File: flow/run.sh
#!/bin/bash
# the make line also repeats each setting of config.mk as NAME=value (left out here)
make -C /OpenROAD-flow-scripts/flow DESIGN_CONFIG=/design/flow/config.mk WORK_HOME=/design/flow/orfs CLKGATE_MAP_FILE= finish
File: flow/config.mk
export PLATFORM = sky130hd
export DESIGN_NAME = vgacontrol
export DESIGN_NICKNAME = vgacontrol
export VERILOG_FILES = /design/flow/design.v
export SDC_FILE = /design/flow/constraint.sdc
export NUM_CORES = 4
export LEC_CHECK = 0
export CAP_MARGIN = 20
export CORE_MARGIN = 2
export CORE_UTILIZATION = 40
export PLACE_DENSITY = 0.6
export SLEW_MARGIN = 20
File: flow/constraint.sdc
create_clock -name core_clock -period 10.0 [get_ports {PCLK}]
set_input_delay 2.0000 -clock core_clock [delete_from_list [all_inputs] [get_ports {PCLK}]]
set_output_delay 2.0000 -clock core_clock [all_outputs]
set_load 0.01 [all_outputs]
File: flow/design.v
module clkdivider( input PCLK, input PRESERN, output wire newclk, output wire rise );
reg[1:0] counter;
always@(posedge PCLK)
begin
    if(!PRESERN)
        counter <= 2'd0;
    else
        counter <= counter + 1;
end
assign newclk = counter[1];
assign rise = (counter == 2'b01);
endmodule
module clkdivider_vgaFlash(input PCLK, input PRESERN, output wire newclk, output wire rise );
reg[19:0] counter;
always@(posedge PCLK)
begin
    if(!PRESERN)
        counter <= 20'd0;
    else
        counter <= counter + 1;
end
assign newclk = counter[19];
assign rise = (counter == 20'h7FFFF);
endmodule
module halfclk( input PCLK, input PRESERN, input en, output wire newclk, output wire rise );
reg counter;
always@(posedge PCLK)
begin
    if(!PRESERN)
        counter <= 1'b0;
    else if(en)
        counter <= counter + 1;
end
assign newclk = counter;
assign rise = en & ~counter;
endmodule
module vgacontrol(  
input PCLK, 				 
input PRESERN, 				 
input PSEL, 				 
input PENABLE, 				 
output wire PREADY, 		 
output wire PSLVERR,		 
input PWRITE,				 
input [31:0] PADDR,			 
input wire [31:0] PWDATA,	 
output reg [31:0] PRDATA,	 
output HS, 
output VS, 
output reg vga_R,
output reg vga_G,
output reg vga_B,
input SW,
input SW2,
input SW3
);
assign PSLVERR = 0;
assign PREADY = 1;
reg [31:0] player1;
reg [31:0] player2;
reg [31:0] whichplayer;
reg [31:0] winner;
wire player1_score;
wire player2_score;
wire p1_p;
wire p2_p;
wire p_u;
wire win_out;
wire pwin_out1;
wire pwin_out2;
wire player1_write = (PSEL & PENABLE & PWRITE & (PADDR[11:0] == 12'h104));
wire player2_write = (PSEL & PENABLE & PWRITE & (PADDR[11:0] == 12'h108));
wire whichplayer_write = (PSEL & PENABLE & PWRITE & (PADDR[11:0] == 12'h114));
wire winner_write = (PSEL & PENABLE & PWRITE & (PADDR[11:0] == 12'h118));
wire SWDebounce;
wire SWDebounce2;
wire SWDebounce3;
wire pwin1_out;
wire pwin2_out;
wire quarterclk, quarter_rise;
wire flashclk, flash_rise, half_flash, half_rise, quarter_flash, quarter_flash_rise;
Button_Debouncer db1(PCLK, PRESERN, SW, SWDebounce);
Button_Debouncer db2(PCLK, PRESERN, SW2, SWDebounce2);
Button_Debouncer db3(PCLK, PRESERN, SW3, SWDebounce3);
always @(posedge PCLK) 		 
begin
    if(!PRESERN)
        PRDATA <= 32'd0;
    else if(PADDR[11:0] == 12'h100)
    begin
        PRDATA[31:1] <= 31'h00000000;				 
        PRDATA[0] <= SWDebounce; 	 
    end
    else if(PADDR[11:0] == 12'h104)
    begin				
        PRDATA <= player1;
    end
    else if(PADDR[11:0] == 12'h108)
    begin				
        PRDATA <= player2;
    end
    else if(PADDR[11:0] == 12'h10C)
    begin
        PRDATA[31:1] <= 31'h00000000;				 
        PRDATA[0] <= SWDebounce2; 
    end
    else if(PADDR[11:0] == 12'h114)
    begin				 
        PRDATA <= whichplayer; 
    end
    else if(PADDR[11:0] == 12'h118)
    begin
        PRDATA[31:1] <= 31'h00000000;				 
        PRDATA[0] <= SWDebounce3; 
    end
end
always @(posedge PCLK) 		 
begin
	if(!PRESERN)
    begin
        player1 <= 32'd0;
        player2 <= 32'd0;
        whichplayer <= 32'd0;
        winner <= 32'd0;
    end
    else if(player1_write)
        player1 <= PWDATA;
	else if(player2_write)
        player2 <= PWDATA;
    else if(whichplayer_write)
        whichplayer <= PWDATA;
    else if(winner_write)
        winner <= PWDATA;
end
wire inDisplayArea;
wire [9:0] CounterX;
wire [8:0] CounterY;
hvsync_generator syncgen(.clk(PCLK), .rst(PRESERN), .en(quarter_rise), .vga_h_sync(HS), .vga_v_sync(VS), 
                            .inDisplayArea(inDisplayArea), .CounterX(CounterX), .CounterY(CounterY));
wire border = (CounterX[9:3]==0) || (CounterX[9:3]==79) || (CounterY[8:3]==0) || (CounterY[8:3]==60) || (CounterX[9:3]==40) || (CounterX[9:3]==39);
scoreDraw sd1(player1, player1_score, 32'd16, 32'd22, CounterX, CounterY, 8'd1);
scoreDraw sd2(player2, player2_score, 32'd56, 32'd22, CounterX, CounterY, 8'd1);
pscoreDraw ps1(CounterX, CounterY, 2, 2, 0, p1_p);
pscoreDraw ps2(CounterX, CounterY, 42, 2, 1, p2_p);
whichDraw wd(CounterX, CounterY, whichplayer, p_u);
pwinDraw pw1(PCLK, CounterX, CounterY, 22, 2, 1, pwin1_out);
pwinDraw pw2(PCLK, CounterX, CounterY, 22, 2, 2, pwin2_out);
winnerDraw wn(PCLK, PRESERN, flash_rise, CounterX, CounterY, 10, 40, win_out);
wire R = (winner>0) ? (win_out | ((winner == 1) ? (pwin1_out  | (~win_out&~pwin1_out&flashclk)) : (~win_out&~pwin2_out&flashclk))) : (border | player1_score | player2_score | p1_p);
wire G = (winner>0) ? (win_out | ((winner == 1) ? (~win_out&~pwin1_out&half_flash) : (~win_out&~pwin2_out&half_flash))) : (border | player1_score | player2_score | p_u);
wire B = (winner>0) ? (win_out | ((winner == 2) ? (pwin2_out  | (~win_out&~pwin2_out&quarter_flash)) : (~win_out&~pwin1_out&quarter_flash))) : (border | player1_score | player2_score | p2_p);
clkdivider cd(PCLK, PRESERN, quarterclk, quarter_rise);
clkdivider_vgaFlash cdf(PCLK, PRESERN, flashclk, flash_rise);
halfclk hc1(PCLK, PRESERN, flash_rise, half_flash, half_rise);
halfclk hc2(PCLK, PRESERN, half_rise, quarter_flash, quarter_flash_rise);
always @(posedge PCLK)
begin
  if(!PRESERN)
  begin
    vga_R <= 1'b0;
    vga_G <= 1'b0;
    vga_B <= 1'b0;
  end
  else if(quarter_rise)
  begin
    vga_R <= R & inDisplayArea;
    vga_G <= G & inDisplayArea;
    vga_B <= B & inDisplayArea;
  end
end
endmodule
module hvsync_generator(clk, rst, en, vga_h_sync, vga_v_sync, inDisplayArea, CounterX, CounterY);
input clk;
input rst;
input en;
output vga_h_sync, vga_v_sync;
output inDisplayArea;
output [9:0] CounterX;
output [8:0] CounterY;
reg [9:0] CounterX;
reg [8:0] CounterY;
wire CounterXmaxed = (CounterX==10'h2FF);
always @(posedge clk)
if(!rst)
	CounterX <= 0;
else if(en)
begin
if(CounterXmaxed)
	CounterX <= 0;
else
	CounterX <= CounterX + 1;
end
always @(posedge clk)
if(!rst)
	CounterY <= 0;
else if(en)
begin
if(CounterXmaxed) CounterY <= CounterY + 1;
end
reg	vga_HS, vga_VS;
always @(posedge clk)
if(!rst)
begin
	vga_HS <= 1'b0;
	vga_VS <= 1'b0;
end
else if(en)
begin
	vga_HS <= (CounterX[9:4]==6'h2D);  
	vga_VS <= (CounterY==500);  
end
reg inDisplayArea;
always @(posedge clk)
if(!rst)
	inDisplayArea <= 1'b0;
else if(en)
begin
if(inDisplayArea==0)
	inDisplayArea <= (CounterXmaxed) && (CounterY<480);
else
	inDisplayArea <= !(CounterX==639);
end
assign vga_h_sync = ~vga_HS;
assign vga_v_sync = ~vga_VS;
endmodule
module Button_Debouncer(
input clk,
input rst,  
input PB_in,  
output reg PB_out  
);
    reg [15:0] PB_cnt;  
    reg [1:0] sync;  
    always @(posedge clk)
        sync[1:0] <= {sync[0],~PB_in};
    wire PB_idle = (PB_out==sync[1]);  
    wire PB_cnt_max = &PB_cnt;  
    always @(posedge clk) 
    begin
        if(!rst)
        begin
            PB_cnt <= 16'd0;
            PB_out <= 1'b0;
        end
        else if(PB_idle)
            PB_cnt<= 16'd0;  
        else 
        begin
            PB_cnt<= PB_cnt + 16'd1;  
            if(PB_cnt_max)
            PB_out<= ~PB_out;  
        end
    end
endmodule
module draw(input [31:0]CounterX, input [31:0]CounterY, input [31:0]leftx, input [31:0]rightx, input [31:0]topy, input [31:0]boty, output box);  
    assign box = (((CounterX[9:3]>=leftx) && (CounterX[9:3]<(rightx))) && ((CounterY[8:3]>=topy) && (CounterY[8:3]<(boty))));
endmodule
module numbershift(input [31:0]number, output reg player_shift, input [31:0]x, input [31:0]y, input [31:0]CounterX, input [31:0]CounterY, input [7:0]scale);
    parameter S = 5; parameter C = 16; parameter O = 0; parameter R = 17; parameter E = 18; parameter P = 19; parameter Wl = 20; parameter Wr = 21; parameter N = 22;
    wire box1,box2,box3,box4,box5,box6,box7;    
    draw d1(CounterX, CounterY, x, x+(4 << scale), y, y+(1<<scale), box1);  
    draw d2(CounterX, CounterY, x, x+(4 << scale), y+(8 << scale), y+(8 << scale) + (1 << scale), box2);  
    draw d3(CounterX, CounterY, x, x+(1<<scale), y, y+(4 << scale) + (1 << scale), box3);  
    draw d4(CounterX, CounterY, x, x+(1<<scale), y+(4 << scale), y+(8 << scale) + (1 << scale), box4);  
    draw d5(CounterX, CounterY, x+(4 << scale) - (1 << scale), x+(4 << scale), y, y+(4 << scale) + (1 << scale), box5);  
    draw d6(CounterX, CounterY, x+(4 << scale) - (1 << scale), x+(4 << scale), y+(4 << scale), y+(8 << scale) + (1 << scale), box6);  
    draw d7(CounterX, CounterY, x, x+(4 << scale), y+(4 << scale), y+(4 << scale) + (1 << scale), box7);  
    always @*
    begin
        if(number == 32'd0)
            player_shift = box1 | box2 | box3 | box4 | box5 | box6;
        else if(number == 32'd1)
            player_shift = box3 | box4;
         else if(number == 32'd2)
            player_shift = box1 | box5 | box7 | box4 | box2;
         else if(number == 32'd3)
            player_shift = box1 | box5 | box7 | box6 | box2;
         else if(number == 32'd4)
            player_shift = box3 | box5 | box6 | box7;
         else if(number == 32'd5)
            player_shift = box1 | box2 | box3 | box6 | box7;        
         else if(number == 32'd6)
            player_shift = box1 | box2 | box3 | box4 | box6 | box7;        
         else if(number == 32'd7)
            player_shift = box1 | box5 | box6;        
         else if(number == 32'd8)
            player_shift = box1 | box2 | box3 | box4 | box5 | box6 | box7;        
         else if(number == 32'd9)
            player_shift = box1 | box3 | box5 | box6 | box7;
         else if(number == 32'd16)
            player_shift = box1 | box2 | box3 | box4;
         else if(number == 32'd17)
            player_shift = box1 | box3 | box4;
         else if(number == 32'd18)
            player_shift = box1 | box2 | box3 | box4 | box7;  
         else if(number == 32'd19)
            player_shift = box1 | box3 | box4 | box5 | box7;
         else if(number == 32'd20)
            player_shift = box2 | box3 | box4 | box6;
         else if(number == 32'd21)
            player_shift = box2 | box5 | box6;         
         else if(number == 32'd22)
            player_shift = box1 | box3 | box4 | box5 | box6;
         else
            player_shift = 0;
    end
endmodule
module scoreDraw(input [31:0]number, output reg player_shift, input [31:0]x, input [31:0]y, input [31:0]CounterX, input [31:0]CounterY, input [7:0]scale);
    wire player_shift1, player_shift2, player_shift3;
    numbershift n1(number, player_shift1, x, y, CounterX, CounterY, scale);
    numbershift n2(32'd1, player_shift2, x-5, y, CounterX, CounterY, scale);
    numbershift n3(number-10, player_shift3, x+5, y, CounterX, CounterY, scale);
    always @*
    begin
        if(number < 10 || number >15)
            player_shift = player_shift1;
        else
            player_shift = player_shift2 | player_shift3;
    end
endmodule
module pscoreDraw(input [31:0]CounterX, input [31:0]CounterY, input [31:0]x, input [31:0]y, input player, output player_shift);
    parameter spacing = 5;
    wire p, one_two, s, c, o, r, e;
    numbershift ns1(19, p, x, y, CounterX, CounterY, 0);  
    numbershift ns2(player+1, one_two, x+5, y, CounterX, CounterY, 0);  
    numbershift ns3(5, s, x+12, y, CounterX, CounterY, 0);  
    numbershift ns4(16, c, x+17, y, CounterX, CounterY, 0);  
    numbershift ns5(0, o, x+22, y, CounterX, CounterY, 0);  
    numbershift ns6(17, r, x+27, y, CounterX, CounterY, 0);  
    numbershift ns7(18, e, x+32, y, CounterX, CounterY, 0);  
    assign player_shift = p | one_two | s | c | o | r | e;
endmodule
module winnerDraw(input clk, input rst, input en, input [31:0]CounterX, input [31:0]CounterY, input [31:0]x, input [31:0]y, output win_out);
    wire w1, w2, i, n1, n2, e, r;
    reg tiny;
    always@(posedge clk)
    begin
        if(!rst)
            tiny <= 1'b0;
        else if(en)
            tiny <= ~tiny;
    end
    numbershift ns1(20, w1, x, y, CounterX, CounterY, 1);  
    numbershift ns2(21, w2, x+7, y, CounterX, CounterY, 1);  
    numbershift ns3(1, i, x+20, y, CounterX, CounterY, 1);  
    numbershift ns4(22, n1, x+26, y, CounterX, CounterY, 1);  
    numbershift ns5(22, n2, x+36, y, CounterX, CounterY, 1);  
    numbershift ns6(18, e, x+46, y, CounterX, CounterY, 1);  
    numbershift ns7(17, r, x+56, y, CounterX, CounterY, 1);  
    assign win_out = (w1 | w2 | i | n1 | n2 | e | r) & tiny;
endmodule
module pwinDraw(input clk, input [31:0]CounterX, input [31:0]CounterY, input [31:0]x, input [31:0]y, input [31:0]winner, output pwin_out);
    parameter spacing = 5;
    wire p, num;
    numbershift ns1(19, p, x, y, CounterX, CounterY, 2);  
    numbershift ns2(winner, num, x+24, y, CounterX, CounterY, 2);  
    assign pwin_out = (p | num);
endmodule
module whichDraw(input [31:0]CounterX, input [31:0]CounterY, input [31:0]player, output underline);
    wire box1, box2;
    draw d1(CounterX, CounterY, 2, 38, 12, 13, box1);
    draw d2(CounterX, CounterY, 43, 78, 12, 13, box2);
    assign underline = (player[0]) ? box2: box1;
endmodule
==> ds_physical_params.txt, run 1 <==
Table: implementation figures

Parameter                              Value

Route
  Total number of vias .................. 13,800
  DRC violation total after the first TritonRoute iteration .................. 1,293
  DRC viols .................. 0
  Routed length per instance .................. 19.49 um
  Vias per cell .................. 5.847
  Number of iterations in the first detailed-routing pass .................. 6
  Post-route ant nets .................. 0
  Final wirelength .................. 46,000 um

Floorplanning
  Num rows .................. 69
  Effective utilization at floorplan .................. 40.61%
  Boundary Pins .................. 111
  Area of the core region .................. 0.03557 mm2
  Die Y .................. 194.0 um
  Die outline width .................. 194.0 um
  Total die size .................. 0.03765 mm2

Setup path
  Critical setup path kind .................. reg2reg
  RR Endpoint .................. vga_G$_SDFFE_PN0N_
  Cells traversed along the worst timing path .................. nor2b_1, o21ai_0, a211oi_1, nor3_1, or4b_1, a21oi_1, a41oi_1, and4_1, o22ai_1
  Arrival time reported for the critical path endpoint .................. 4.77 ns
  Setup crit start .................. syncgen.CounterY[7]$_SDFFE_PN0P_
  Kind of cell adding the most delay to the critical path .................. simple AND/OR/NAND/NOR gates
  Data required time of the worst path .................. 10.47 ns
  Total buffers and inverters traversed by the critical path .................. 0
  Capture point of the critical path .................. vga_G$_SDFFE_PN0N_
  Cell depth of the worst flop-to-flop path .................. 9
  Slowest library cell on the worst path .................. dfxtp_1
  Worst reg2reg setup slack .................. 5.70 ns
  Max FO, Critical Path .................. 24
  Number of stages on the worst setup path .................. 9
  Critical path's largest stage delay .................. 0.94 ns
  Launch instance of the worst register-to-register path .................. syncgen.CounterY[7]$_SDFFE_PN0P_
  Nature of the critical path startpoint .................. flop
  Category of the worst setup path capture point .................. flop

Power
  Power attributed to the clock group .................. 1140 uW
  Sequential power .................. 1070 uW
  Switching power .................. 490.2 uW
  Internal power .................. 1793 uW
  Clock power share .................. 50.1%
  Post-layout total power .................. 2284 uW
  Part of the total power dissipated in sequential elements .................. 47.0%
  Leak Pwr .................. 0.005466 uW
  Pwr top .................. the clock network
  Comb pwr .................. 67.3 uW
  Combinational group share of total power .................. 2.9%
  Fraction of power spent switching nets .................. 21.47%
  Power density relative to cell area .................. 137.3 mW/mm2
  Worst IR drop on VDD .................. 0.1287 mV

Placement
  Count of input and output buffers .................. 88
  Final GP Congestion .................. 0.9454
  Detailed placer's ending HPWL .................. 30,950 um

Yosys
  Chip area line of the yosys report .................. 0.01444 mm2
  Seq cells post-synth .................. 267
  Share of flip-flops with an asynchronous set or reset .................. 0%
  Cell with the most instances after synthesis .................. nand2_1
  Top cell type's share of synthesized area .................. 37.01%
  Dominant comb cell .................. simple AND/OR/NAND/NOR gates
  Yosys Warn Count .................. 43
  Register share after synthesis .................. 37.01%
  Library cell occupying the most area in the post-synthesis netlist .................. dfxtp_1
  Flip-flop cell with the highest count after synthesis .................. dfxtp_1
  Top cell types by occurrence after synthesis .................. 389 x nand2_1, 267 x dfxtp_1, 134 x a21boi_0, 124 x nor2_1, 112 x clkbuf_1
  Post-synthesis share of cell area spent on full adders, half adders and majority gates .................. 0.8663%
  Post-synth tally of flip-flops with integrated enable .................. 0
  XOR-XNOR Cells, Area Fraction .................. 4.912%
  Cell variety after synth .................. 86
  Cells taking the most area after synthesis .................. dfxtp_1 37%, nand2_1 10%, a21boi_0 7.0%
  Yosys Instances .................. 1,869
  Ao+oa area frac .................. 22.47%
  Mapped Nets .................. 1,951
  Synthesized area per cell .................. 7.728 um2
  Netlist area before placement .................. 0.01444 mm2
  Synthesized instance count .................. 1,869
  Simple-gate share of the synthesized area .................. 29.23%
  Multiplexer fraction of the synthesized cell area .................. 1.014%

Cells and area
  Nets@finish .................. 1,959
  Final Core Density .................. 46.75%
  Area growth from synthesis to layout .................. 15.12%

Final timing
  Worst-case clock skew .................. 0.03971 ns
  Setup violators final .................. 0
  Final critical delay including setup and external delays .................. 4.300 ns
  Setup Total Neg Slack .................. 0 ns
  Number of max-slew violations in the final report .................. 0
  Setup repair after global routing missed its margin .................. false
  Least-Margin Pin Slew .................. 0.9955 ns
  Final Hold Fails .................. 0
  Slew headroom .................. 32.93%
  Tcrit/Tclk final .................. 43.00%
  Fmax achieved .................. 232.5 MHz

Clock tree
  Deepest level of the CTS H-tree .................. 1
  Buffers from clock root to sink, at most .................. 3
  Total clock buffers created by CTS .................. 29
  CTS hold repair buffers .................. 0
  Clock edge transition at the registers on the reported setup and hold paths .................. 0.06 ns
  CTS tree .................. yes
  Worst skew pair latency .................. 0.59 ns
  Cell resize tally after clock tree synthesis .................. 0
  Setup Fix Bufs, Post-CTS .................. 0
  Number of clock sinks seen by CTS .................. 267
  Cell chosen for the clock root .................. clkbuf_16

Flow run
  Number of logged tool warnings .................. 50
  Max-cap violations .................. 0

Global route
  Largest net degree at the start of global routing .................. 131
  Initial antenna violation count .................. 3
  Global-route wire length before repair .................. 73,090 um
  Remaining global-route overflow .................. 0
  Global router's overall resource usage .................. 23.56%
  Number of global-route vias before repair .................. 12,920

Worst hold path
  Number of cells traversed by the worst hold path .................. 0
  Worst hold path endpoint .................. db3.sync[1]$_DFF_P_
  Hold path startpoint .................. db3.sync[0]$_DFF_P_
  Worst hold-check path type .................. reg2reg

Status
  Result of the run .................. no timing/DRC/antenna violations
## stage by stage
stage	area, um2	setup slack [ns]	instances	hold slack (ns)
after floorplan	14440	6.206	1869	0.3096
after global placement	15590	5.283	2307	0.3137
after detailed placement	15590	5.227	2307	0.3161
after CTS	16620	5.825	2359	0.3300
after global routing	16620	5.463	2359	0.3355
final	16630	5.700	2360	0.3269
## per-layer routing
layer | GRT usage [%] | wire (um)
met1 | 32.20 | 20890
met4 | 6.706 | 1118
met2 | 38.78 | 21270
met5 | 0 | 26
met3 | 3.270 | 2696
## layout make-up
cell class / instances / area, um2
clock inverters: 8 / 141.4
clock buffers: 44 / 892.1
inverters: 29 / 108.9
flip-flops and latches: 267 / 5345
diodes: 1 / 2.502
well taps: 461 / 576.8
fillers: 3566 / 18940
multi-input cells: 1438 / 8498
repair buffers: 112 / 1062
==> run 2, diff against run 1 <==
- CAP_MARGIN: 20 -> 25
- CELL_PAD_IN_SITES_DETAIL_PLACEMENT: unset -> 1
- CELL_PAD_IN_SITES_GLOBAL_PLACEMENT: unset -> 3
- CORE_ASPECT_RATIO: unset -> 0.83
- CORE_MARGIN: 2 -> 3
- CTS_CLUSTER_SIZE: unset -> 37
- MIN_ROUTING_LAYER: unset -> met2
- PLACE_DENSITY: 0.6 -> unset
- PLACE_DENSITY_LB_ADDON: unset -> 0.03
- TNS_END_PERCENT: unset -> 80
- clock period: 10.0 -> 3.64 ns (I/O delays scaled with it)
==> ds_physical_params.txt, run 2 <==
Table: implementation figures

Parameter                              Value

Setup path
  Cell depth of the worst flop-to-flop path .................. 11
  Capture point of the critical path .................. vga_R$_SDFFE_PN0N_
  Launch instance of the worst register-to-register path .................. syncgen.CounterX[8]$_SDFFE_PN0N_
  Total buffers and inverters traversed by the critical path .................. 2
  Setup crit start .................. syncgen.CounterX[8]$_SDFFE_PN0N_
  Max FO, Critical Path .................. 15
  Cells traversed along the worst timing path .................. buf_4, nand4_1, or3_1, o221ai_1, a211oi_1, o21ai_0, or3b_1, o2111ai_1, a2111oi_4, buf_4, a21oi_1
  Nature of the critical path startpoint .................. flop
  Data required time of the worst path .................. 4.14 ns
  Arrival time reported for the critical path endpoint .................. 3.98 ns
  Category of the worst setup path capture point .................. flop
  RR Endpoint .................. vga_R$_SDFFE_PN0N_
  Critical setup path kind .................. reg2reg
  Critical path's largest stage delay .................. 0.61 ns
  Worst reg2reg setup slack .................. 0.16 ns
  Most frequent CP cell .................. buf_4
  Kind of cell adding the most delay to the critical path .................. simple AND/OR/NAND/NOR gates
  Number of stages on the worst setup path .................. 11
  Slowest library cell on the worst path .................. or3_1

Global route
  Number of global-route vias before repair .................. 22,240
  Global router's overall resource usage .................. 42.02%
  Global-route wire length before repair .................. 84,830 um
  Initial antenna violation count .................. 0
  Largest net degree at the start of global routing .................. 137
  Remaining global-route overflow .................. 0

Yosys
  Yosys Warn Count .................. 43
  Synthesized area per cell .................. 7.728 um2
  Cell with the most instances after synthesis .................. nand2_1
  Dominant comb cell .................. simple AND/OR/NAND/NOR gates
  Synthesized instance count .................. 1,869
  Register share after synthesis .................. 37.01%
  Chip area line of the yosys report .................. 0.01444 mm2
  Flip-flop cell with the highest count after synthesis .................. dfxtp_1
  Cell variety after synth .................. 86
  Simple-gate share of the synthesized area .................. 29.23%
  Yosys Instances .................. 1,869
  Post-synth tally of flip-flops with integrated enable .................. 0
  Netlist area before placement .................. 0.01444 mm2
  Ao+oa area frac .................. 22.47%
  Multiplexer fraction of the synthesized cell area .................. 1.014%
  XOR-XNOR Cells, Area Fraction .................. 4.912%
  Cells taking the most area after synthesis .................. dfxtp_1 37%, nand2_1 10%, a21boi_0 7.0%
  Seq cells post-synth .................. 267
  Mapped Nets .................. 1,951
  Library cell occupying the most area in the post-synthesis netlist .................. dfxtp_1
  Top cell types by occurrence after synthesis .................. 389 x nand2_1, 267 x dfxtp_1, 134 x a21boi_0, 124 x nor2_1, 112 x clkbuf_1
  Share of flip-flops with an asynchronous set or reset .................. 0%
  Top cell type's share of synthesized area .................. 37.01%
  Post-synthesis share of cell area spent on full adders, half adders and majority gates .................. 0.8663%

Route
  Final wirelength .................. 54,350 um
  Routed length per instance .................. 22.17 um
  Post-route ant nets .................. 0
  DRC viols .................. 0
  DRC violation total after the first TritonRoute iteration .................. 3,417
  Number of iterations in the first detailed-routing pass .................. 10
  Vias per cell .................. 8.071
  Total number of vias .................. 19,790

Floorplanning
  Effective utilization at floorplan .................. 41.19%
  Boundary Pins .................. 111
  Num rows .................. 62
  Die Y .................. 179.1 um
  Area of the core region .................. 0.03506 mm2
  Die outline width .................. 214.6 um
  Total die size .................. 0.03844 mm2

Power
  Post-layout total power .................. 6640 uW
  Power density relative to cell area .................. 383.8 mW/mm2
  Leak Pwr .................. 0.005855 uW
  Switching power .................. 1466 uW
  Clock power share .................. 52.7%
  Worst IR drop on VDD .................. 0.3459 mV
  Combinational group share of total power .................. 2.9%
  Part of the total power dissipated in sequential elements .................. 44.4%
  Internal power .................. 5175 uW
  Power attributed to the clock group .................. 3500 uW
  Fraction of power spent switching nets .................. 22.07%
  Comb pwr .................. 195 uW
  Pwr top .................. the clock network
  Sequential power .................. 2950 uW

Clock tree
  CTS tree .................. yes
  Clock edge transition at the registers on the reported setup and hold paths .................. 0.08 ns
  Number of clock sinks seen by CTS .................. 267
  Total clock buffers created by CTS .................. 30
  CTS hold repair buffers .................. 0
  Worst skew pair latency .................. 0.60 ns
  Buffers from clock root to sink, at most .................. 3
  Cell chosen for the clock root .................. clkbuf_16
  Deepest level of the CTS H-tree .................. 1

Final timing
  Setup repair after global routing missed its margin .................. false
  Slew headroom .................. 36.13%
  Worst setup slack after layout .................. 0.1566 ns
  Fmax achieved .................. 287.1 MHz
  Final critical delay including setup and external delays .................. 3.483 ns
  Worst-case clock skew .................. 0.03808 ns
  Number of max-slew violations in the final report .................. 0
  Tcrit/Tclk final .................. 95.70%
  Least-Margin Pin Slew .................. 0.9448 ns
  Setup Total Neg Slack .................. 0 ns
  Setup violators final .................. 0
  Final Hold Fails .................. 0

Flow run
  Number of logged tool warnings .................. 50
  Max-cap violations .................. 0

Status
  Result of the run .................. no timing/DRC/antenna violations

Cells and area
  Area growth from synthesis to layout .................. 19.79%
  Finished Layout Cells .................. 2,452
  Nets@finish .................. 2,028

Placement
  Final GP Congestion .................. 1.042
  Count of input and output buffers .................. 88
  Number of instances in the placed design .................. 2,393
  Detailed placer's ending HPWL .................. 37,060 um
  Placement Setup Slack .................. 0.1753 ns

Worst hold path
  Worst hold path endpoint .................. db1.sync[1]$_DFF_P_
  Number of cells traversed by the worst hold path .................. 0
  Worst hold-check path type .................. reg2reg
  Hold path startpoint .................. db1.sync[0]$_DFF_P_
## run 2: layer usage
| layer | wire length [um] | up-vias | global-route usage (%) |
|---|---|---|---|
| li1 | - | 6775 | - |
| met1 | 0 | 6775 | - |
| met2 | 26690 | 5657 | 50.66 |
| met3 | 22630 | 556 | 55.74 |
| met4 | 4443 | 28 | 6.955 |
| met5 | 588 | - | 17.69 |
## run 2: metrics by stage
stage                     hold slack [ns]  area, um2  utilization (%)
after detailed placement           0.3192      16120            45.98
after floorplan                    0.3096      14440                -
after global routing               0.3360      17290            49.31
after CTS                          0.3330      17250            49.19
after global placement             0.3134      16120            45.98
final                              0.3275      17300            49.34
## run 2: layout make-up
cell class | instances | area, um2
Multi-Input combinational cell | 1438 | 8527
Inverter | 29 | 108.9
Fill cell | 4278 | 17760
Clock buffer | 41 | 862.1
Tap cell | 480 | 600.6
Antenna cell | 4 | 10.01
Timing Repair Buffer | 180 | 1582
Sequential cell | 267 | 5349
Clock inverter | 13 | 262.8
## run 2: repair_timing
action | 4_1_cts | 5_1_grt
buffers inserted | 0 | 1
resized | 0 | 12
setup endpoints to repair | 0 | 3
==> run 3, diff against run 2 <==
- ABC_AREA: unset -> 1
- CAP_MARGIN: 25 -> 20
- CELL_PAD_IN_SITES_DETAIL_PLACEMENT: 1 -> unset
- CELL_PAD_IN_SITES_GLOBAL_PLACEMENT: 3 -> unset
- CORE_ASPECT_RATIO: 0.83 -> unset
- CORE_MARGIN: 3 -> 2
- CORE_UTILIZATION: 40 -> 72
- CTS_CLUSTER_DIAMETER: unset -> 399
- CTS_CLUSTER_SIZE: 37 -> unset
- MIN_ROUTING_LAYER: met2 -> unset
- PLACE_DENSITY: unset -> 0.6
- PLACE_DENSITY_LB_ADDON: 0.03 -> unset
- SETUP_SLACK_MARGIN: unset -> 0.63
- TNS_END_PERCENT: 80 -> unset
- clock period: 3.64 -> 2.66 ns (I/O delays scaled with it)
==> ds_physical_params.txt, run 3 <==
Table: implementation figures

Parameter                              Value

Status
  Result of the run .................. did not finish
  Stage where the flow stopped .................. 4_1_cts
  First Err .................. [ERROR DPL-0038] Utilization greater than 100%, impossible to legalize

Placement
  Count of input and output buffers .................. 88
  Final GP Congestion .................. 1.201
  Placement Setup Slack .................. -0.6128 ns
  Detailed placer's ending HPWL .................. 41,600 um
  Number of instances in the placed design .................. 3,007
  Post-DP Area .................. 0.01922 mm2

Yosys
  Top cell type's share of synthesized area .................. 34.51%
  Top cell types by occurrence after synthesis .................. 390 x nand2_1, 378 x nor2_1, 324 x inv_1, 267 x dfxtp_1, 203 x a21oi_1
  Yosys Instances .................. 2,381
  Simple-gate share of the synthesized area .................. 32.37%
  Cell with the most instances after synthesis .................. nand2_1
  Cells taking the most area after synthesis .................. dfxtp_1 35%, nand2_1 9.5%, nor2_1 9.2%
  Yosys Warn Count .................. 43
  Dominant comb cell .................. simple AND/OR/NAND/NOR gates
  Ao+oa area frac .................. 20.58%
  Seq cells post-synth .................. 267
  Synthesized area per cell .................. 6.505 um2
  Netlist area before placement .................. 0.01549 mm2
  Synthesized instance count .................. 2,381
  Share of flip-flops with an asynchronous set or reset .................. 0%
  Post-synthesis share of cell area spent on full adders, half adders and majority gates .................. 0.8079%
  Register share after synthesis .................. 34.51%
  Cell variety after synth .................. 62
  Chip area line of the yosys report .................. 0.01549 mm2
  Library cell occupying the most area in the post-synthesis netlist .................. dfxtp_1
  Post-synth tally of flip-flops with integrated enable .................. 0
  Flip-flop cell with the highest count after synthesis .................. dfxtp_1
  XOR-XNOR Cells, Area Fraction .................. 1.018%
  Mapped Nets .................. 2,463
  Multiplexer fraction of the synthesized cell area .................. 0%

Floorplanning
  Total die size .................. 0.02270 mm2
  Die outline width .................. 150.7 um
  Boundary Pins .................. 111
  Num rows .................. 53
  Effective utilization at floorplan .................. 73.44%
  Die Y .................. 150.7 um
  Area of the core region .................. 0.02109 mm2
[run 3: per-stage QoR]
stage,util (%),hold WS (ns)
after floorplan,-,0.3096
after global placement,91.14,0.3129
after detailed placement,91.14,0.3205
==> run 4, diff against run 3 <==
- ABC_AREA: 1 -> unset
- CORE_UTILIZATION: 72 -> 26
- CTS_CLUSTER_DIAMETER: 399 -> 26
- CTS_CLUSTER_SIZE: unset -> 23
- GPL_TIMING_DRIVEN: unset -> 1
- MAX_ROUTING_LAYER: unset -> met5
- MIN_ROUTING_LAYER: unset -> met1
- PLACE_DENSITY: 0.6 -> unset
- PLACE_DENSITY_LB_ADDON: unset -> 0.23
- SETUP_SLACK_MARGIN: 0.63 -> -0.25
- TNS_END_PERCENT: unset -> 15
- clock period: 2.66 -> 4.5 ns (I/O delays scaled with it)
==> ds_physical_params.txt, run 4 <==
Table: implementation figures

Parameter                              Value

Status
  Result of the run .................. no timing/DRC/antenna violations

Power
  Power density relative to cell area .................. 415.6 mW/mm2
  Part of the total power dissipated in sequential elements .................. 30.8%
  Switching power .................. 1599 uW
  Power attributed to the clock group .................. 5230 uW
  Combinational group share of total power .................. 2.0%
  Internal power .................. 6184 uW
  Comb pwr .................. 153 uW
  Pwr top .................. the clock network
  Sequential power .................. 2400 uW
  Clock power share .................. 67.2%
  Fraction of power spent switching nets .................. 20.55%
  Leak Pwr .................. 0.006373 uW
  Worst IR drop on VDD .................. 0.2640 mV

Yosys
  XOR-XNOR Cells, Area Fraction .................. 4.912%
  Yosys Instances .................. 1,869
  Dominant comb cell .................. simple AND/OR/NAND/NOR gates
  Chip area line of the yosys report .................. 0.01444 mm2
  Simple-gate share of the synthesized area .................. 29.23%
  Synthesized area per cell .................. 7.728 um2
  Share of flip-flops with an asynchronous set or reset .................. 0%
  Netlist area before placement .................. 0.01444 mm2
  Synthesized instance count .................. 1,869
  Multiplexer fraction of the synthesized cell area .................. 1.014%
  Library cell occupying the most area in the post-synthesis netlist .................. dfxtp_1
  Post-synthesis share of cell area spent on full adders, half adders and majority gates .................. 0.8663%
  Flip-flop cell with the highest count after synthesis .................. dfxtp_1
  Top cell types by occurrence after synthesis .................. 389 x nand2_1, 267 x dfxtp_1, 134 x a21boi_0, 124 x nor2_1, 112 x clkbuf_1
  Register share after synthesis .................. 37.01%
  Cell variety after synth .................. 86
  Cells taking the most area after synthesis .................. dfxtp_1 37%, nand2_1 10%, a21boi_0 7.0%
  Top cell type's share of synthesized area .................. 37.01%
  Post-synth tally of flip-flops with integrated enable .................. 0
  Yosys Warn Count .................. 43
  Cell with the most instances after synthesis .................. nand2_1
  Ao+oa area frac .................. 22.47%
  Mapped Nets .................. 1,951
  Seq cells post-synth .................. 267

Worst hold path
  Worst hold path endpoint .................. db1.sync[1]$_DFF_P_
  Number of cells traversed by the worst hold path .................. 0
  Worst hold-check path type .................. reg2reg
  Hold path startpoint .................. db1.sync[0]$_DFF_P_

Setup path
  Launch instance of the worst register-to-register path .................. syncgen.CounterX[5]$_SDFFE_PN0N_
  Cells traversed along the worst timing path .................. buf_4, nand2_1, nor2_1, or2_2, o21bai_1, or4b_2, nand4_1, o2111ai_1, a2111oi_2, buf_4, a21oi_1
  Worst reg2reg setup slack .................. 0.77 ns
  Number of stages on the worst setup path .................. 11
  Category of the worst setup path capture point .................. flop
  Arrival time reported for the critical path endpoint .................. 4.17 ns
  Capture point of the critical path .................. vga_R$_SDFFE_PN0N_
  Max FO, Critical Path .................. 20
  Critical setup path kind .................. reg2reg
  Cell depth of the worst flop-to-flop path .................. 11
  Most frequent CP cell .................. buf_4
  Kind of cell adding the most delay to the critical path .................. simple AND/OR/NAND/NOR gates
  Data required time of the worst path .................. 4.95 ns
  Setup crit start .................. syncgen.CounterX[5]$_SDFFE_PN0N_
  Critical path's largest stage delay .................. 0.59 ns
  Nature of the critical path startpoint .................. flop
  RR Endpoint .................. vga_R$_SDFFE_PN0N_
  Total buffers and inverters traversed by the critical path .................. 2
  Slowest library cell on the worst path .................. or4b_2

Floorplanning
  Num rows .................. 86
  Total die size .................. 0.05745 mm2
  Die Y .................. 239.7 um
  Effective utilization at floorplan .................. 26.27%
  Die outline width .................. 239.7 um
  Area of the core region .................. 0.05499 mm2
  Boundary Pins .................. 111

Final timing
  Setup repair after global routing missed its margin .................. false
  Slew headroom .................. 41.25%
  Fmax achieved .................. 268.2 MHz
  WHS .................. 0.3229 ns
  Tcrit/Tclk final .................. 82.84%
  Setup violators final .................. 0
  Number of max-slew violations in the final report .................. 0
  Worst-case clock skew .................. 0.02485 ns
  Final critical delay including setup and external delays .................. 3.728 ns
  Least-Margin Pin Slew .................. 0.8691 ns
  Final Hold Fails .................. 0
  Setup Total Neg Slack .................. 0 ns

Global route
  Largest net degree at the start of global routing .................. 87
  Global-route wire length before repair .................. 79,950 um
  Remaining global-route overflow .................. 0
  Initial antenna violation count .................. 1
  Global router's overall resource usage .................. 17.61%
  Number of global-route vias before repair .................. 14,050

Route
  Post-route ant nets .................. 0
  DRC viols .................. 0
  Antenna Diode Count .................. 0
  Number of iterations in the first detailed-routing pass .................. 6
  Vias per cell .................. 5.165
  Routed length per instance .................. 18.30 um
  Final wirelength .................. 50,570 um
  Total number of vias .................. 14,270
  DRC violation total after the first TritonRoute iteration .................. 1,140

Cells and area
  Nets@finish .................. 2,041
  Area growth from synthesis to layout .................. 29.66%

Clock tree
  Cell chosen for the clock root .................. clkbuf_16
  CTS tree .................. yes
  Cell resize tally after clock tree synthesis .................. 0
  Total clock buffers created by CTS .................. 77
  CTS hold repair buffers .................. 0
  Number of clock sinks seen by CTS .................. 267
  Setup Fix Bufs, Post-CTS .................. 0
  Deepest level of the CTS H-tree .................. 3
  Clock edge transition at the registers on the reported setup and hold paths .................. 0.04 ns
  Buffers from clock root to sink, at most .................. 3
  Worst skew pair latency .................. 0.59 ns

Flow run
  Max-cap violations .................. 0
  Number of logged tool warnings .................. 47

Placement
  Final GP Congestion .................. 0.9203
  Count of input and output buffers .................. 88
  Detailed placer's ending HPWL .................. 34,330 um
-- run 4: layer usage --
layer,global-route usage (%),part of all wire (%),vias up
li1,-,-,6882
met1,22.52,45,6829
met2,28.53,46,435
met3,3.746,5.9,122
met4,7.538,3.2,2
met5,0,0.032,-
-- run 4: stage by stage --
step	util [%]	total power [uW]	area [um2]	setup slack, ns	instances
finish	34.06	7783	18730	0.7720	2763
global route	34.06	8033	18730	0.5631	2763
CTS	34.06	7883	18730	0.8536	2763
detailed placement	29.46	2590	16200	0.8711	2628
global placement	29.46	2588	16200	0.8783	2628
floorplan	-	2502	14440	1.761	1869
-- run 4: area by class of cell --
cell class / count / area [um2]
fillers: 5741 / 36260
multi-input cells: 1438 / 8493
flip-flops and latches: 267 / 5345
clock buffers: 118 / 2291
repair buffers: 146 / 1314
well taps: 748 / 935.9
clock inverters: 17 / 240.2
inverters: 29 / 108.9
==> run 5, diff against run 4 <==
- ABC_AREA: unset -> 0
- CAP_MARGIN: 20 -> 0
- CORE_UTILIZATION: 26 -> 55
- CTS_CLUSTER_DIAMETER: 26 -> 128
- CTS_CLUSTER_SIZE: 23 -> unset
- GPL_TIMING_DRIVEN: 1 -> unset
- MAX_ROUTING_LAYER: met5 -> unset
- PLACE_DENSITY_LB_ADDON: 0.23 -> 0.06
- SETUP_SLACK_MARGIN: -0.25 -> 0.12
- SLEW_MARGIN: 20 -> 25
- TNS_END_PERCENT: 15 -> unset
- clock period: 4.5 -> 4.07 ns (I/O delays scaled with it)
==> ds_physical_params.txt, run 5 <==
Table: implementation figures

Parameter                              Value

Status
  Result of the run .................. no timing/DRC/antenna violations

Yosys
  Cells taking the most area after synthesis .................. dfxtp_1 37%, nand2_1 10%, a21boi_0 7.0%
  Library cell occupying the most area in the post-synthesis netlist .................. dfxtp_1
  Dominant comb cell .................. simple AND/OR/NAND/NOR gates
  Multiplexer fraction of the synthesized cell area .................. 1.014%
  Seq cells post-synth .................. 267
  Synthesized area per cell .................. 7.728 um2
  Chip area line of the yosys report .................. 0.01444 mm2
  XOR-XNOR Cells, Area Fraction .................. 4.912%
  Simple-gate share of the synthesized area .................. 29.23%
  Cell with the most instances after synthesis .................. nand2_1
  Register share after synthesis .................. 37.01%
  Share of flip-flops with an asynchronous set or reset .................. 0%
  Cell variety after synth .................. 86
  Yosys Warn Count .................. 43
  Yosys Instances .................. 1,869
  Synthesized instance count .................. 1,869
  Flip-flop cell with the highest count after synthesis .................. dfxtp_1
  Mapped Nets .................. 1,951
  Post-synth tally of flip-flops with integrated enable .................. 0
  Top cell types by occurrence after synthesis .................. 389 x nand2_1, 267 x dfxtp_1, 134 x a21boi_0, 124 x nor2_1, 112 x clkbuf_1
  Netlist area before placement .................. 0.01444 mm2
  Post-synthesis share of cell area spent on full adders, half adders and majority gates .................. 0.8663%
  Top cell type's share of synthesized area .................. 37.01%
  Ao+oa area frac .................. 22.47%

Global route
  Global router's overall resource usage .................. 32.31%
  Initial antenna violation count .................. 1
  Global-route wire length before repair .................. 73,260 um
  Number of global-route vias before repair .................. 13,590
  Remaining global-route overflow .................. 0
  Largest net degree at the start of global routing .................. 76

Setup path
  Cells traversed along the worst timing path .................. nor2b_1, mux2i_1, o32a_1, o221ai_1, a41o_1, a211oi_1, o2111ai_1, a2111oi_2, a21oi_1
  Total buffers and inverters traversed by the critical path .................. 0
  Nature of the critical path startpoint .................. flop
  Kind of cell adding the most delay to the critical path .................. AND-OR/OR-AND gates
  Slowest library cell on the worst path .................. dfxtp_1
  Critical path's largest stage delay .................. 0.66 ns
  Critical setup path kind .................. reg2reg
  Cell depth of the worst flop-to-flop path .................. 9
  Number of stages on the worst setup path .................. 9
  Worst reg2reg setup slack .................. 0.47 ns
  Category of the worst setup path capture point .................. flop
  Arrival time reported for the critical path endpoint .................. 4.01 ns
  RR Endpoint .................. vga_B$_SDFFE_PN0N_
  Launch instance of the worst register-to-register path .................. syncgen.CounterX[5]$_SDFFE_PN0N_
  Max FO, Critical Path .................. 13
  Data required time of the worst path .................. 4.48 ns
  Capture point of the critical path .................. vga_B$_SDFFE_PN0N_
  Setup crit start .................. syncgen.CounterX[5]$_SDFFE_PN0N_

Power
  Internal power .................. 4233 uW
  Leak Pwr .................. 0.005644 uW
  Switching power .................. 1177 uW
  Clock power share .................. 48.2%
  Combinational group share of total power .................. 3.1%
  Worst IR drop on VDD .................. 0.3830 mV
  Fraction of power spent switching nets .................. 21.76%
  Part of the total power dissipated in sequential elements .................. 48.7%
  Power attributed to the clock group .................. 2610 uW
  Sequential power .................. 2640 uW
  Pwr top .................. sequential cells
  Comb pwr .................. 168 uW
  Power density relative to cell area .................. 323.3 mW/mm2

Placement
  Placement Setup Slack .................. 0.5338 ns
  Number of instances in the placed design .................. 2,224
  Post-DP Area .................. 0.01577 mm2
  Count of input and output buffers .................. 88
  Detailed placer's ending HPWL .................. 32,700 um
  Final GP Congestion .................. 0.9595

Clock tree
  Clock edge transition at the registers on the reported setup and hold paths .................. 0.06 ns
  Deepest level of the CTS H-tree .................. 1
  Number of clock sinks seen by CTS .................. 267
  Total clock buffers created by CTS .................. 29
  Worst skew pair latency .................. 0.57 ns
  Buffers from clock root to sink, at most .................. 3
  Cell chosen for the clock root .................. clkbuf_16
  CTS hold repair buffers .................. 0
  Cell resize tally after clock tree synthesis .................. 0
  Setup Fix Bufs, Post-CTS .................. 0
  CTS tree .................. yes

Final timing
  Worst setup slack after layout .................. 0.4694 ns
  Slew headroom .................. 32.34%
  Fmax achieved .................. 277.7 MHz
  Setup repair after global routing missed its margin .................. false
  Setup violators final .................. 0
  Setup Total Neg Slack .................. 0 ns
  Number of max-slew violations in the final report .................. 0
  Worst-case clock skew .................. 0.02246 ns
  Least-Margin Pin Slew .................. 1.013 ns
  Final Hold Fails .................. 0
  Tcrit/Tclk final .................. 88.47%
  Final critical delay including setup and external delays .................. 3.601 ns

Route
  Vias per cell .................. 6.227
  Final wirelength .................. 45,540 um
  DRC viols .................. 0
  Post-route ant nets .................. 0
  Number of iterations in the first detailed-routing pass .................. 6
  Routed length per instance .................. 19.99 um
  DRC violation total after the first TritonRoute iteration .................. 1,580
  Total number of vias .................. 14,190

Floorplanning
  Die outline width .................. 166.1 um
  Effective utilization at floorplan .................. 55.74%
  Die Y .................. 166.1 um
  Boundary Pins .................. 111
  Total die size .................. 0.02757 mm2
  Num rows .................. 59
  Area of the core region .................. 0.02591 mm2

Worst hold path
  Worst hold path endpoint .................. db1.sync[1]$_DFF_P_
  Hold path startpoint .................. db1.sync[0]$_DFF_P_
  Number of cells traversed by the worst hold path .................. 0
  Worst hold-check path type .................. reg2reg

Flow run
  Max-cap violations .................. 0
  Number of logged tool warnings .................. 47

Cells and area
  Nets@finish .................. 2,002
  Finished Layout Cells .................. 2,278
  Area growth from synthesis to layout .................. 15.86%
  Post-route cell area .................. 0.01673 mm2
==> run 5: cell type report <==
| type | count | area (um2) |
|---|---|---|
| Fill cell | 2314 | 9176 |
| Multi-Input combinational cell | 1438 | 8493 |
| Sequential cell | 267 | 5345 |
| Timing Repair Buffer | 155 | 1406 |
| Clock buffer | 44 | 862.1 |
| Tap cell | 335 | 419.2 |
| Inverter | 29 | 108.9 |
| Clock inverter | 9 | 97.59 |
| Antenna cell | 1 | 2.502 |
==> run 5: routing by layer <==
metal  part of all wire (%)  up-vias  GRT usage (%)
met3                    7.4      104          4.194
met1                     43     6688          43.66
met4                    3.4        0          11.15
li1                       -     6786              -
met2                     46      608          53.44
met5                      0        -              0
==> run 5: per-stage QoR <==
step	util (%)	hold WS (ns)	total power [uW]
2_1_floorplan	-	0.3096	2766
3_3_place_gp	60.87	0.3117	2857
3_5_place_dp	60.87	0.3143	2858
6_report	64.59	0.3276	5410
4_1_cts	64.58	0.3286	5449
5_1_grt	64.58	0.3400	5566
==> run 6, diff against run 5 <==
- CORE_UTILIZATION: 55 -> 72
- CTS_CLUSTER_DIAMETER: 128 -> 45
- CTS_CLUSTER_SIZE: unset -> 23
- PLACE_DENSITY: unset -> 0.65
- PLACE_DENSITY_LB_ADDON: 0.06 -> unset
- clock period: 4.07 -> 3.12 ns (I/O delays scaled with it)
==> ds_physical_params.txt, run 6 <==
Table: implementation figures

Parameter                              Value

Yosys
  Cell variety after synth .................. 86
  Top cell types by occurrence after synthesis .................. 389 x nand2_1, 267 x dfxtp_1, 134 x a21boi_0, 124 x nor2_1, 112 x clkbuf_1
  Yosys Instances .................. 1,869
  Post-synth tally of flip-flops with integrated enable .................. 0
  Seq cells post-synth .................. 267
  XOR-XNOR Cells, Area Fraction .................. 4.912%
  Synthesized instance count .................. 1,869
  Ao+oa area frac .................. 22.47%
  Register share after synthesis .................. 37.01%
  Library cell occupying the most area in the post-synthesis netlist .................. dfxtp_1
  Dominant comb cell .................. simple AND/OR/NAND/NOR gates
  Top cell type's share of synthesized area .................. 37.01%
  Netlist area before placement .................. 0.01444 mm2
  Synthesized area per cell .................. 7.728 um2
  Cell with the most instances after synthesis .................. nand2_1
  Flip-flop cell with the highest count after synthesis .................. dfxtp_1
  Post-synthesis share of cell area spent on full adders, half adders and majority gates .................. 0.8663%
  Mapped Nets .................. 1,951
  Simple-gate share of the synthesized area .................. 29.23%
  Cells taking the most area after synthesis .................. dfxtp_1 37%, nand2_1 10%, a21boi_0 7.0%
  Share of flip-flops with an asynchronous set or reset .................. 0%
  Yosys Warn Count .................. 43
  Chip area line of the yosys report .................. 0.01444 mm2
  Multiplexer fraction of the synthesized cell area .................. 1.014%

Placement
  Final GP Congestion .................. 1.112
  Count of input and output buffers .................. 88
  Placement Setup Slack .................. -0.09634 ns
  Post-DP Area .................. 0.01657 mm2
  Detailed placer's ending HPWL .................. 34,380 um

Floorplanning
  Boundary Pins .................. 111
  Num rows .................. 51
  Die Y .................. 145.6 um
  Effective utilization at floorplan .................. 73.73%
  Total die size .................. 0.02121 mm2
  Die outline width .................. 145.6 um
  Area of the core region .................. 0.01959 mm2

Clock tree
  CTS hold repair buffers .................. 0
  Number of clock sinks seen by CTS .................. 267
  Setup Fix Bufs, Post-CTS .................. 0
  Total clock buffers created by CTS .................. 28
  Deepest level of the CTS H-tree .................. 1
  Cell chosen for the clock root .................. clkbuf_16
  Buffers from clock root to sink, at most .................. 3

Status
  Stage where the flow stopped .................. 5_1_grt
  Result of the run .................. did not finish
## run 6: repair_timing
item | CTS
pin swaps | 3
gates resized | 31
cloned | 0
setup endpoints to repair | 4
## run 6: per-stage QoR
step | TNS (ns) | instances
3_3_place_gp | -0.04289 | 2262
3_5_place_dp | -0.1633 | 2262
2_1_floorplan | 0 | 1869
4_1_cts | 0 | 2314
==> run 7, diff against run 6 <==
- CORE_UTILIZATION: 72 -> 64
- CTS_CLUSTER_SIZE: 23 -> unset
- clock period: 3.12 -> 2.88 ns (I/O delays scaled with it)
==> ds_physical_params.txt, run 7 <==
Table: implementation figures

Parameter                              Value

Power
  Pwr top .................. the clock network
  Worst IR drop on VDD .................. 0.5649 mV
  Part of the total power dissipated in sequential elements .................. 45.1%
  Leak Pwr .................. 0.006864 uW
  Power density relative to cell area .................. 438.7 mW/mm2
  Sequential power .................. 3730 uW
  Clock power share .................. 51.8%
  Comb pwr .................. 257 uW
  Power attributed to the clock group .................. 4280 uW
  Fraction of power spent switching nets .................. 22.34%
  Internal power .................. 6416 uW
  Post-layout total power .................. 8262 uW
  Switching power .................. 1846 uW
  Combinational group share of total power .................. 3.1%

Global route
  Global router's overall resource usage .................. 46.32%
  Largest net degree at the start of global routing .................. 82
  Number of global-route vias before repair .................. 16,470
  Initial antenna violation count .................. 0
  Remaining global-route overflow .................. 0
  Global-route wire length before repair .................. 88,010 um

Setup path
  Max FO, Critical Path .................. 3
  Cells traversed along the worst timing path .................. nor4_4, nand4_1, nor3_2, buf_4, nand2b_4, a31oi_1, or4bb_1, a2111oi_2, buf_4, and4_4, o22ai_2
  Kind of cell adding the most delay to the critical path .................. simple AND/OR/NAND/NOR gates
  Arrival time reported for the critical path endpoint .................. 3.44 ns
  Number of stages on the worst setup path .................. 11
  Capture point of the critical path .................. vga_G$_SDFFE_PN0N_
  RR Endpoint .................. vga_G$_SDFFE_PN0N_
  Most frequent CP cell .................. buf_4
  Slowest library cell on the worst path .................. or4bb_1
  Total buffers and inverters traversed by the critical path .................. 2
  Worst reg2reg setup slack .................. -0.17 ns
  Cell depth of the worst flop-to-flop path .................. 11
  Setup crit start .................. winner[12]$_SDFFE_PN0P_
  Critical path's largest stage delay .................. 0.51 ns
  Nature of the critical path startpoint .................. flop
  Launch instance of the worst register-to-register path .................. winner[12]$_SDFFE_PN0P_
  Data required time of the worst path .................. 3.28 ns
  Critical setup path kind .................. reg2reg
  Category of the worst setup path capture point .................. flop

Cells and area
  Final Core Density .................. 85.76%
  Fill count .................. 1,192
  Post-route cell area .................. 0.01883 mm2
  Area growth from synthesis to layout .................. 30.38%
  Nets@finish .................. 2,212

Final timing
  Setup repair after global routing missed its margin .................. true
  Number of max-slew violations in the final report .................. 0
  Least-Margin Pin Slew .................. 0.8841 ns
  Setup violators final .................. 3
  Final critical delay including setup and external delays .................. 3.047 ns
  Tcrit/Tclk final .................. 105.8%
  Slew headroom .................. 40.23%
  Setup Total Neg Slack .................. -0.4846 ns
  Fmax achieved .................. 328.2 MHz
  Final Hold Fails .................. 0
  Worst-case clock skew .................. 0.04229 ns
  Worst setup slack after layout .................. -0.1666 ns

Placement
  Count of input and output buffers .................. 88
  Final GP Congestion .................. 1.046
  Post-DP Area .................. 0.01724 mm2
  Detailed placer's ending HPWL .................. 35,170 um

Route
  Total number of vias .................. 16,830
  Routed length per instance .................. 23.53 um
  Vias per cell .................. 6.922
  Antenna Diode Count .................. 0
  Post-route ant nets .................. 0
  Number of iterations in the first detailed-routing pass .................. 10
  DRC viols .................. 0
  DRC violation total after the first TritonRoute iteration .................. 3,122
  Final wirelength .................. 57,210 um

Floorplanning
  Total die size .................. 0.02379 mm2
  Effective utilization at floorplan .................. 65.78%
  Die Y .................. 154.2 um
  Die outline width .................. 154.2 um
  Area of the core region .................. 0.02196 mm2
  Boundary Pins .................. 111
  Num rows .................. 54

Yosys
  Top cell type's share of synthesized area .................. 37.01%
  Netlist area before placement .................. 0.01444 mm2
  Register share after synthesis .................. 37.01%
  Post-synth tally of flip-flops with integrated enable .................. 0
  Share of flip-flops with an asynchronous set or reset .................. 0%
  Yosys Instances .................. 1,869
  Cells taking the most area after synthesis .................. dfxtp_1 37%, nand2_1 10%, a21boi_0 7.0%
  Yosys Warn Count .................. 43
  Library cell occupying the most area in the post-synthesis netlist .................. dfxtp_1
  Multiplexer fraction of the synthesized cell area .................. 1.014%
  Mapped Nets .................. 1,951
  Top cell types by occurrence after synthesis .................. 389 x nand2_1, 267 x dfxtp_1, 134 x a21boi_0, 124 x nor2_1, 112 x clkbuf_1
  Chip area line of the yosys report .................. 0.01444 mm2
  Synthesized area per cell .................. 7.728 um2
  Cell with the most instances after synthesis .................. nand2_1
  Seq cells post-synth .................. 267
  Cell variety after synth .................. 86
  Flip-flop cell with the highest count after synthesis .................. dfxtp_1
  Dominant comb cell .................. simple AND/OR/NAND/NOR gates
  Simple-gate share of the synthesized area .................. 29.23%
  Post-synthesis share of cell area spent on full adders, half adders and majority gates .................. 0.8663%
  Ao+oa area frac .................. 22.47%
  XOR-XNOR Cells, Area Fraction .................. 4.912%
  Synthesized instance count .................. 1,869

Clock tree
  Buffers from clock root to sink, at most .................. 3
  Number of clock sinks seen by CTS .................. 267
  Deepest level of the CTS H-tree .................. 2
  Worst skew pair latency .................. 0.52 ns
  CTS hold repair buffers .................. 0
  Clock edge transition at the registers on the reported setup and hold paths .................. 0.06 ns
  Cell chosen for the clock root .................. clkbuf_16
  Total clock buffers created by CTS .................. 34
  CTS tree .................. yes

Worst hold path
  Worst hold path endpoint .................. db1.sync[1]$_DFF_P_
  Worst hold-check path type .................. reg2reg
  Hold path startpoint .................. db1.sync[0]$_DFF_P_
  Number of cells traversed by the worst hold path .................. 0

Flow run
  Max-cap violations .................. 0
  Number of logged tool warnings .................. 52

Status
  Violated checks .................. setup timing
  Result of the run .................. finished with violations
run 7: cell type report:
type                    count  area (um2)  area share [%]
multi-input cells        1438        8884           47.17
flip-flops and latches    267        5360           28.46
repair buffers            360        3009           15.98
clock buffers              45       942.2           5.003
well taps                 280       350.3           1.860
clock inverters            12       177.7          0.9435
inverters                  29       108.9          0.5780
run 7: per-layer routing:
| layer | global-route usage, % | vias to the layer above | wire length (um) |
|---|---|---|---|
| met2 | 74.50 | 1457 | 25710 |
| met5 | 1.242 | - | 41 |
| met3 | 10.48 | 436 | 6967 |
| met1 | 56.02 | 7716 | 20160 |
| met4 | 29.95 | 2 | 4337 |
| li1 | - | 7217 | - |
run 7: what timing repair did:
action                     in CTS  in global routing
pin swaps                      23                  5
setup endpoints to repair       4                 22
gates resized                  78                 28
setup buffers                   3                  2
run 7: per-stage QoR:
stage | hold slack [ns] | std cells | worst slack [ns]
after floorplan | 0.3096 | 1869 | 0.1406
after global placement | 0.3104 | 2369 | -0.3560
after detailed placement | 0.3136 | 2369 | -0.3674
after CTS | 0.3277 | 2429 | 0.005305
after global routing | 0.3354 | 2431 | -0.1996
final | 0.3285 | 2431 | -0.1666
==> run 8, diff against run 7 <==
- ABC_AREA: 0 -> unset
- CAP_MARGIN: 0 -> 20
- CORE_UTILIZATION: 64 -> 14
- CTS_CLUSTER_DIAMETER: 45 -> unset
- MIN_ROUTING_LAYER: met1 -> unset
- PLACE_DENSITY: 0.65 -> 0.6
- SETUP_SLACK_MARGIN: 0.12 -> unset
- SLEW_MARGIN: 25 -> 20
- clock period: 2.88 -> 14.8 ns (I/O delays scaled with it)
==> ds_physical_params.txt, run 8 <==
Table: implementation figures

Parameter                              Value

Power
  Fraction of power spent switching nets .................. 21.51%
  Power density relative to cell area .................. 85.42 mW/mm2
  Worst IR drop on VDD .................. 0.1063 mV
  Switching power .................. 325.1 uW
  Part of the total power dissipated in sequential elements .................. 47.9%
  Sequential power .................. 725 uW
  Leak Pwr .................. 0.005446 uW
  Clock power share .................. 49.0%
  Internal power .................. 1186 uW
  Combinational group share of total power .................. 3.0%
  Power attributed to the clock group .................. 741 uW
  Comb pwr .................. 46.1 uW
  Pwr top .................. the clock network
  Post-layout total power .................. 1511 uW

Worst hold path
  Worst hold-check path type .................. reg2reg
  Worst hold path endpoint .................. db1.sync[1]$_DFF_P_
  Hold path startpoint .................. db1.sync[0]$_DFF_P_
  Number of cells traversed by the worst hold path .................. 0

Yosys
  Ao+oa area frac .................. 22.47%
  Chip area line of the yosys report .................. 0.01444 mm2
  Share of flip-flops with an asynchronous set or reset .................. 0%
  Multiplexer fraction of the synthesized cell area .................. 1.014%
  Dominant comb cell .................. simple AND/OR/NAND/NOR gates
  Post-synth tally of flip-flops with integrated enable .................. 0
  Library cell occupying the most area in the post-synthesis netlist .................. dfxtp_1
  Cells taking the most area after synthesis .................. dfxtp_1 37%, nand2_1 10%, a21boi_0 7.0%
  Top cell types by occurrence after synthesis .................. 389 x nand2_1, 267 x dfxtp_1, 134 x a21boi_0, 124 x nor2_1, 112 x clkbuf_1
  Flip-flop cell with the highest count after synthesis .................. dfxtp_1
  Synthesized area per cell .................. 7.728 um2
  Seq cells post-synth .................. 267
  Synthesized instance count .................. 1,869
  Simple-gate share of the synthesized area .................. 29.23%
  Post-synthesis share of cell area spent on full adders, half adders and majority gates .................. 0.8663%
  Top cell type's share of synthesized area .................. 37.01%
  Yosys Warn Count .................. 43
  Netlist area before placement .................. 0.01444 mm2
  Cell with the most instances after synthesis .................. nand2_1
  Cell variety after synth .................. 86
  Yosys Instances .................. 1,869
  Mapped Nets .................. 1,951
  Register share after synthesis .................. 37.01%
  XOR-XNOR Cells, Area Fraction .................. 4.912%

Setup path
  Kind of cell adding the most delay to the critical path .................. simple AND/OR/NAND/NOR gates
  Critical setup path kind .................. in2reg
  Capture point of the critical path .................. PRDATA[0]$_SDFFE_PN0P_
  Total buffers and inverters traversed by the critical path .................. 2
  Cells traversed along the worst timing path .................. clkdlybuf4s50_1, nor4_1, nand3_1, nor3_2, buf_4, o2bb2ai_1, a2111oi_0, a21oi_1, nand2_1, o211a_1
  RR Endpoint .................. vga_R$_SDFFE_PN0N_
  Max FO, Critical Path .................. 20
  Launch instance of the worst register-to-register path .................. syncgen.CounterY[7]$_SDFFE_PN0P_
  Slowest library cell on the worst path .................. nor3_2
  Arrival time reported for the critical path endpoint .................. 5.98 ns
  Critical path's largest stage delay .................. 0.83 ns
  Number of stages on the worst setup path .................. 10
  Data required time of the worst path .................. 15.27 ns
  Worst reg2reg setup slack .................. 10.83 ns
  Nature of the critical path startpoint .................. input pin
  Cell depth of the worst flop-to-flop path .................. 10
  Setup crit start .................. PADDR[1]
  Category of the worst setup path capture point .................. flop

Final timing
  Worst setup slack after layout .................. 9.286 ns
  Final critical delay including setup and external delays .................. 5.514 ns
  Setup violators final .................. 0
  Least-Margin Pin Slew .................. 1.034 ns
  Worst-case clock skew .................. 0.02356 ns
  Slew headroom .................. 30.35%
  Final Hold Fails .................. 0
  Tcrit/Tclk final .................. 37.26%
  Number of max-slew violations in the final report .................. 0
  Setup Total Neg Slack .................. 0 ns
  Setup repair after global routing missed its margin .................. false
  Fmax achieved .................. 181.3 MHz

Clock tree
  Clock edge transition at the registers on the reported setup and hold paths .................. 0.06 ns
  Setup Fix Bufs, Post-CTS .................. 0
  Total clock buffers created by CTS .................. 27
  CTS hold repair buffers .................. 0
  CTS tree .................. yes
  Worst skew pair latency .................. 0.57 ns
  Deepest level of the CTS H-tree .................. 1
  Cell resize tally after clock tree synthesis .................. 0
  Buffers from clock root to sink, at most .................. 3
  Number of clock sinks seen by CTS .................. 267
  Cell chosen for the clock root .................. clkbuf_16

Route
  DRC violation total after the first TritonRoute iteration .................. 1,255
  Antenna Diode Count .................. 0
  Final wirelength .................. 47,640 um
  Number of iterations in the first detailed-routing pass .................. 6
  Vias per cell .................. 4.217
  DRC viols .................. 0
  Routed length per instance .................. 14.60 um
  Post-route ant nets .................. 0
  Total number of vias .................. 13,760

Cells and area
  Final Core Density .................. 17.34%
  Area growth from synthesis to layout .................. 22.51%
  Post-route cell area .................. 0.01770 mm2
  Nets@finish .................. 1,960

Floorplanning
  Die outline width .................. 325.2 um
  Die Y .................. 325.2 um
  Effective utilization at floorplan .................. 14.16%
  Num rows .................. 117
  Boundary Pins .................. 111
  Total die size .................. 0.1058 mm2
  Area of the core region .................. 0.1020 mm2

Placement
  Placement Setup Slack .................. 8.722 ns
  Final GP Congestion .................. 0.9196
  Count of input and output buffers .................. 88
  Post-DP Area .................. 0.01674 mm2
  Detailed placer's ending HPWL .................. 33,770 um

Global route
  Global router's overall resource usage .................. 8.638%
  Largest net degree at the start of global routing .................. 107
  Global-route wire length before repair .................. 74,420 um
  Remaining global-route overflow .................. 0
  Initial antenna violation count .................. 2
  Number of global-route vias before repair .................. 12,740

Flow run
  Number of logged tool warnings .................. 49
  Max-cap violations .................. 0

Status
  Result of the run .................. no timing/DRC/antenna violations
## run 8: final cells by class
cell class / count / area, um2
fill: 11530 / 84340
sequential: 267 / 5345
tap: 1368 / 1712
inverter: 29 / 108.9
clock buffer: 34 / 742.0
clock inverter: 13 / 212.7
timing repair buffer: 115 / 1081
multi-input combinational: 1438 / 8494
## run 8: through the flow
step           hold slack, ns  instances
2_1_floorplan          0.3096       1869
3_3_place_gp           0.3143       3217
3_5_place_dp           0.3132       3217
4_1_cts                0.3282       3264
5_1_grt                0.3361       3264
6_report               0.3260       3264
## run 8: routing by layer
metal | part of all wire (%) | global-route usage, %
met1 | 44 | 11.25
met3 | 7.7 | 1.482
met2 | 46 | 14.31
met4 | 3.0 | 2.989
met5 | 0.025 | 0
Power and IR drop assume default switching activity.
